==> indigo <==
==> flow/design.v <==
module ahb (
            hclk
           ,hresetn
           ,htrans
           ,haddr
           ,hwdata
           ,hready_in
           ,hsel
           ,hwrite
           ,hsize
           ,hresp
           ,hready_out
           ,hrdata
           ,frame_num    
           ,sample_in_frame
           ,com_2_ovl
           ,max_point_fft_core
           ,alpha
           ,quarter
           ,fft_num
           ,fft_stage_number
           ,mel_num
           ,cep_num
           ,trigger
           );
input hclk;                       
input hresetn;                    
input [1:0]htrans;
input [11:0]haddr;
input [31:0]hwdata;
input hready_in;
input hsel;
input hwrite;
input [2:0]hsize;
output [1:0]hresp;
output hready_out;
output [31:0]hrdata; 
output [31:0]frame_num;            
output [31:0]sample_in_frame;      
output [31:0]com_2_ovl;            
output [31:0]max_point_fft_core;   
output [31:0]alpha;                
output [31:0]quarter;              
output [31:0]fft_num;              
output [31:0]fft_stage_number;     
output [31:0]mel_num;              
output [31:0]cep_num;              
output trigger;                    
wire hclk;
wire hresetn;
wire [1:0]htrans;
wire [11:0]haddr;
wire [31:0]hwdata;
wire hready_in;
wire hsel;
wire hwrite;
wire [2:0]hsize;
wire [1:0]hresp;
wire hready_out;
reg [31:0]hrdata; 
reg [31:0]frame_num;
reg [31:0]sample_in_frame;
reg [31:0]com_2_ovl;
reg [31:0]max_point_fft_core;
reg [31:0]alpha;
reg [31:0]quarter;
reg [31:0]fft_num;
reg [31:0]fft_stage_number;
reg [31:0]mel_num;
reg [31:0]cep_num;
reg [31:0]trigger_reg;
wire trigger;
reg wr_frame_num_sel;          
reg wr_sample_in_frame_sel;
reg wr_com_2_ovl_sel;
reg wr_max_point_fft_core_sel;
reg wr_alpha_sel;
reg wr_quarter_sel;
reg wr_fft_num_sel;
reg wr_fft_stage_number_sel;
reg wr_mel_num_sel;
reg wr_cep_num_sel;
reg wr_trigger_sel;
wire rd_frame_num_sel;
wire rd_sample_in_frame_sel;
wire rd_com_2_ovl_sel;
wire rd_max_point_fft_core_sel;
wire rd_alpha_sel;
wire rd_quarter_sel;
wire rd_fft_num_sel;
wire rd_fft_stage_number_sel;
wire rd_mel_num_sel;
wire rd_cep_num_sel;
wire rd_trigger_sel;
wire [31:0]nxt_frame_num;
wire [31:0]nxt_sample_in_frame;
wire [31:0]nxt_com_2_ovl;
wire [31:0]nxt_max_point_fft_core;
wire [31:0]nxt_alpha;
wire [31:0]nxt_quarter;
wire [31:0]nxt_fft_num;
wire [31:0]nxt_fft_stage_number;
wire [31:0]nxt_mel_num;
wire [31:0]nxt_cep_num;
wire [31:0]nxt_trigger_reg;
reg [2:0]temp_hsize;
wire [10:0]rd_sel_reg;
reg [31:0]nxt_hrdata;
wire wr_en;
wire rd_en;
assign wr_en = htrans[1] & hready_in & hsel & hwrite;
assign rd_en = htrans[1] & hready_in & hsel & ~hwrite;
always @(posedge hclk or negedge hresetn) begin
  if (!hresetn) begin
    wr_frame_num_sel <= 1'b0; 
  end
  else begin
    if (wr_en && (haddr[11:0] == 12'h000)) begin      
      wr_frame_num_sel <= 1'b1;
    end
    else begin
      wr_frame_num_sel <= 1'b0;
    end        
  end        
end        
always @(posedge hclk or negedge hresetn) begin
  if (!hresetn) begin
    wr_sample_in_frame_sel <= 1'b0; 
  end
  else begin
    if (wr_en && (haddr[11:0] == 12'h001)) begin      
      wr_sample_in_frame_sel <= 1'b1;
    end
    else begin
      wr_sample_in_frame_sel <= 1'b0;
    end        
  end        
end        
always @(posedge hclk or negedge hresetn) begin
  if (!hresetn) begin
    wr_com_2_ovl_sel <= 1'b0; 
  end
  else begin
    if (wr_en && (haddr[11:0] == 12'h002)) begin      
      wr_com_2_ovl_sel <= 1'b1;
    end
    else begin
      wr_com_2_ovl_sel <= 1'b0;
    end        
  end        
end        
always @(posedge hclk or negedge hresetn) begin
  if (!hresetn) begin
    wr_max_point_fft_core_sel <= 1'b0; 
  end
  else begin
    if (wr_en && (haddr[11:0] == 12'h003)) begin      
      wr_max_point_fft_core_sel <= 1'b1;
    end
    else begin
      wr_max_point_fft_core_sel <= 1'b0;
    end        
  end        
end        
always @(posedge hclk or negedge hresetn) begin
  if (!hresetn) begin
    wr_alpha_sel <= 1'b0; 
  end
  else begin
    if (wr_en && (haddr[11:0] == 12'h004)) begin      
      wr_alpha_sel <= 1'b1;
    end
    else begin
      wr_alpha_sel <= 1'b0;
    end        
  end        
end        
always @(posedge hclk or negedge hresetn) begin
  if (!hresetn) begin
    wr_quarter_sel <= 1'b0; 
  end
  else begin
    if (wr_en && (haddr[11:0] == 12'h005)) begin      
      wr_quarter_sel <= 1'b1;
    end
    else begin
      wr_quarter_sel <= 1'b0;
    end        
  end        
end        
always @(posedge hclk or negedge hresetn) begin
  if (!hresetn) begin
    wr_fft_num_sel <= 1'b0; 
  end
  else begin
    if (wr_en && (haddr[11:0] == 12'h006)) begin      
      wr_fft_num_sel <= 1'b1;
    end
    else begin
      wr_fft_num_sel <= 1'b0;
    end        
  end        
end        
always @(posedge hclk or negedge hresetn) begin
  if (!hresetn) begin
    wr_fft_stage_number_sel <= 1'b0; 
  end
  else begin
    if (wr_en && (haddr[11:0] == 12'h007)) begin      
      wr_fft_stage_number_sel <= 1'b1;
    end
    else begin
      wr_fft_stage_number_sel <= 1'b0;
    end        
  end        
end        
always @(posedge hclk or negedge hresetn) begin
  if (!hresetn) begin
    wr_mel_num_sel <= 1'b0; 
  end
  else begin
    if (wr_en && (haddr[11:0] == 12'h008)) begin      
      wr_mel_num_sel <= 1'b1;
    end
    else begin
      wr_mel_num_sel <= 1'b0;
    end        
  end        
end        
always @(posedge hclk or negedge hresetn) begin
  if (!hresetn) begin
    wr_cep_num_sel <= 1'b0; 
  end
  else begin
    if (wr_en && (haddr[11:0] == 12'h009)) begin      
      wr_cep_num_sel <= 1'b1;
    end
    else begin
      wr_cep_num_sel <= 1'b0;
    end        
  end        
end        
always @(posedge hclk or negedge hresetn) begin
  if (!hresetn) begin
    wr_trigger_sel <= 1'b0; 
  end
  else begin
    if (wr_en && (haddr[11:0] == 12'h00a)) begin      
      wr_trigger_sel <= 1'b1;
    end
    else begin
      wr_trigger_sel <= 1'b0;
    end        
  end        
end        
assign rd_frame_num_sel =          (rd_en & (haddr[11:0] == 12'h000))? 1'b1:1'b0;
assign rd_sample_in_frame_sel =    (rd_en & (haddr[11:0] == 12'h001))? 1'b1:1'b0;
assign rd_com_2_ovl_sel =          (rd_en & (haddr[11:0] == 12'h002))? 1'b1:1'b0;
assign rd_max_point_fft_core_sel = (rd_en & (haddr[11:0] == 12'h003))? 1'b1:1'b0;
assign rd_alpha_sel =              (rd_en & (haddr[11:0] == 12'h004))? 1'b1:1'b0;
assign rd_quarter_sel =            (rd_en & (haddr[11:0] == 12'h005))? 1'b1:1'b0;
assign rd_fft_num_sel =            (rd_en & (haddr[11:0] == 12'h006))? 1'b1:1'b0;
assign rd_fft_stage_number_sel =   (rd_en & (haddr[11:0] == 12'h007))? 1'b1:1'b0;
assign rd_mel_num_sel =            (rd_en & (haddr[11:0] == 12'h008))? 1'b1:1'b0;
assign rd_cep_num_sel =            (rd_en & (haddr[11:0] == 12'h009))? 1'b1:1'b0;
assign rd_trigger_sel =            (rd_en & (haddr[11:0] == 12'h00a))? 1'b1:1'b0;
always @(posedge hclk or negedge hresetn) begin
  if (!hresetn) begin
    temp_hsize <= 3'b0; 
  end
  else begin
    temp_hsize <= hsize; 
  end
end        
assign nxt_frame_num =          (wr_frame_num_sel &          (temp_hsize == 2'h2))? hwdata[31:0]:frame_num;
assign nxt_sample_in_frame =    (wr_sample_in_frame_sel &    (temp_hsize == 2'h2))? hwdata[31:0]:sample_in_frame;
assign nxt_com_2_ovl =          (wr_com_2_ovl_sel &          (temp_hsize == 2'h2))? hwdata[31:0]:com_2_ovl;
assign nxt_max_point_fft_core = (wr_max_point_fft_core_sel & (temp_hsize == 2'h2))? hwdata[31:0]:max_point_fft_core;
assign nxt_alpha =              (wr_alpha_sel &              (temp_hsize == 2'h2))? hwdata[31:0]:alpha;
assign nxt_quarter =            (wr_quarter_sel &            (temp_hsize == 2'h2))? hwdata[31:0]:quarter;
assign nxt_fft_num =            (wr_fft_num_sel &            (temp_hsize == 2'h2))? hwdata[31:0]:fft_num;
assign nxt_fft_stage_number =   (wr_fft_stage_number_sel &   (temp_hsize == 2'h2))? hwdata[31:0]:fft_stage_number;
assign nxt_mel_num =            (wr_mel_num_sel &            (temp_hsize == 2'h2))? hwdata[31:0]:mel_num;
assign nxt_cep_num =            (wr_cep_num_sel &            (temp_hsize == 2'h2))? hwdata[31:0]:cep_num;
assign nxt_trigger_reg =        (wr_trigger_sel &            (temp_hsize == 2'h2))? {31'b0,hwdata[0]}:trigger_reg;
always @(posedge hclk or negedge hresetn) begin
  if (!hresetn) begin
    frame_num <= 32'b0; 
  end
  else begin
    frame_num <= nxt_frame_num;
  end        
end        
always @(posedge hclk or negedge hresetn) begin
  if (!hresetn) begin
    sample_in_frame <= 32'b0; 
  end
  else begin
    sample_in_frame <= nxt_sample_in_frame;
  end        
end        
always @(posedge hclk or negedge hresetn) begin
  if (!hresetn) begin
    com_2_ovl <= 32'b0; 
  end
  else begin
    com_2_ovl <= nxt_com_2_ovl;
  end        
end        
always @(posedge hclk or negedge hresetn) begin
  if (!hresetn) begin
    max_point_fft_core <= 32'b0; 
  end
  else begin
    max_point_fft_core <= nxt_max_point_fft_core;
  end        
end        
always @(posedge hclk or negedge hresetn) begin
  if (!hresetn) begin
    alpha <= 32'b0; 
  end
  else begin
    alpha <= nxt_alpha;
  end        
end        
always @(posedge hclk or negedge hresetn) begin
  if (!hresetn) begin
    quarter <= 32'b0; 
  end
  else begin
    quarter <= nxt_quarter;
  end        
end        
always @(posedge hclk or negedge hresetn) begin
  if (!hresetn) begin
    fft_num <= 32'b0; 
  end
  else begin
    fft_num <= nxt_fft_num;
  end        
end        
always @(posedge hclk or negedge hresetn) begin
  if (!hresetn) begin
    fft_stage_number <= 32'b0; 
  end
  else begin
    fft_stage_number <= nxt_fft_stage_number;
  end        
end        
always @(posedge hclk or negedge hresetn) begin
  if (!hresetn) begin
    mel_num <= 32'b0; 
  end
  else begin
    mel_num <= nxt_mel_num;
  end        
end        
always @(posedge hclk or negedge hresetn) begin
  if (!hresetn) begin
    cep_num <= 32'b0; 
  end
  else begin
    cep_num <= nxt_cep_num;
  end        
end        
always @(posedge hclk or negedge hresetn) begin
  if (!hresetn) begin
    trigger_reg <= 32'b0; 
  end
  else begin
    trigger_reg <= nxt_trigger_reg;
  end        
end        
assign trigger = trigger_reg[0];
assign rd_sel_reg = {rd_trigger_sel,rd_cep_num_sel,rd_mel_num_sel,rd_fft_stage_number_sel,rd_fft_num_sel,rd_quarter_sel,rd_alpha_sel,rd_max_point_fft_core_sel,rd_com_2_ovl_sel,rd_sample_in_frame_sel,rd_frame_num_sel}; 
always @(rd_sel_reg or nxt_frame_num or nxt_sample_in_frame or nxt_com_2_ovl or nxt_max_point_fft_core or nxt_alpha or nxt_quarter or nxt_fft_num or nxt_fft_stage_number or nxt_mel_num or nxt_cep_num or nxt_trigger_reg) begin
  case (rd_sel_reg)
    11'b000_0000_0001: nxt_hrdata = nxt_frame_num;
    11'b000_0000_0010: nxt_hrdata = nxt_sample_in_frame;
    11'b000_0000_0100: nxt_hrdata = nxt_com_2_ovl;
    11'b000_0000_1000: nxt_hrdata = nxt_max_point_fft_core;
    11'b000_0001_0000: nxt_hrdata = nxt_alpha;
    11'b000_0010_0000: nxt_hrdata = nxt_quarter;
    11'b000_0100_0000: nxt_hrdata = nxt_fft_num;
    11'b000_1000_0000: nxt_hrdata = nxt_fft_stage_number;
    11'b001_0000_0000: nxt_hrdata = nxt_mel_num;
    11'b010_0000_0000: nxt_hrdata = nxt_cep_num;
    11'b100_0000_0000: nxt_hrdata = {31'b0, nxt_trigger_reg[0]};
    default:           nxt_hrdata = 32'b0;
  endcase        
end        
always @(posedge hclk or negedge hresetn) begin
  if (!hresetn) begin
    hrdata <= 32'b0; 
  end
  else begin
    hrdata <= nxt_hrdata;
  end        
end        
assign hresp = 2'b0;
assign hready_out = 1'b1;
endmodule
==> flow/run.sh <==
#!/bin/bash
# the make line also repeats each setting of config.mk as NAME=value (left out here)
make -C /OpenROAD-flow-scripts/flow DESIGN_CONFIG=/design/flow/config.mk WORK_HOME=/design/flow/orfs CLKGATE_MAP_FILE= finish
==> flow/config.mk <==
export PLATFORM = sky130hd
export DESIGN_NAME = ahb
export DESIGN_NICKNAME = ahb
export VERILOG_FILES = /design/flow/design.v
export SDC_FILE = /design/flow/constraint.sdc
export NUM_CORES = 4
export LEC_CHECK = 0
export CAP_MARGIN = 20
export CORE_MARGIN = 2
export CORE_UTILIZATION = 40
export SETUP_SLACK_MARGIN = 0.92
export SLEW_MARGIN = 20
==> flow/constraint.sdc <==
create_clock -name core_clock -period 4.44 [get_ports {hclk}]
set_input_delay 0.8880 -clock core_clock [delete_from_list [all_inputs] [get_ports {hclk}]]
set_output_delay 0.8880 -clock core_clock [all_outputs]
set_load 0.01 [all_outputs]
==> cedar: changes against indigo <==
--- a/flow/config.mk
+++ b/flow/config.mk
@@ -9,4 +9,4 @@
 export CORE_MARGIN = 2
-export CORE_UTILIZATION = 40
-export SETUP_SLACK_MARGIN = 0.92
+export CORE_UTILIZATION = 68
+export CTS_CLUSTER_SIZE = 32
 export SLEW_MARGIN = 20
==> flow/constraint.sdc (replaced) <==
create_clock -name core_clock -period 2.47 [get_ports {hclk}]
set_input_delay 0.4940 -clock core_clock [delete_from_list [all_inputs] [get_ports {hclk}]]
set_output_delay 0.4940 -clock core_clock [all_outputs]
set_load 0.01 [all_outputs]
==> fjord: changes against indigo <==
--- a/flow/config.mk
+++ b/flow/config.mk
@@ -10,3 +10,4 @@
 export CORE_UTILIZATION = 40
-export SETUP_SLACK_MARGIN = 0.92
+export GPL_TIMING_DRIVEN = 0
+export MIN_ROUTING_LAYER = met2
 export SLEW_MARGIN = 20
==> flow/constraint.sdc (replaced) <==
create_clock -name core_clock -period 10.0 [get_ports {hclk}]
set_input_delay 2.0000 -clock core_clock [delete_from_list [all_inputs] [get_ports {hclk}]]
set_output_delay 2.0000 -clock core_clock [all_outputs]
set_load 0.01 [all_outputs]
==> flow_metrics.tcl <==
# collected from the flow reports
set metrics [dict create \
    comb_area_sq_um 6080 \
    grt_max_degree 96 \
    grt.total_usage_pct 47.2 \
    maxCapViolations 0 \
    sh_comb_area_pct 27.7 \
    core-area_sq_um 38900 \
    outcome "finished clean" \
    grt_antenna_before_repair 0 \
]
[end of results for fjord]
==> flow_metrics.tcl <==
# collected from the flow reports
set metrics [dict create \
    outcome "finished clean" \
    maxCapViolations 0 \
    nNonClkInverters 26 \
    sh_comb_area_pct 28.3 \
    core-area_sq_um 38900 \
    grt_max_degree 109 \
    grt.total_usage_pct 27.0 \
    grt_antenna_before_repair 0 \
    comb_area_sq_um 6100 \
    crit_path_end "hrdata[24]" \
]
[end of results for indigo]
==> flow_metrics.tcl <==
# yosys + openroad results
set metrics [dict create \
    synth-edff-count 0 \
    stop_stage "clock tree synthesis" \
    die_h_um 157 \
    core-area_sq_um 22800 \
    dp_slack_ns -0.529 \
    firstError "[ERROR DPL-0038] Utilization greater than 100%, impossible to legalize" \
    simple_gate_area_share_pct 5.82 \
    outcome "stopped before the end" \
]
[end of results for cedar]
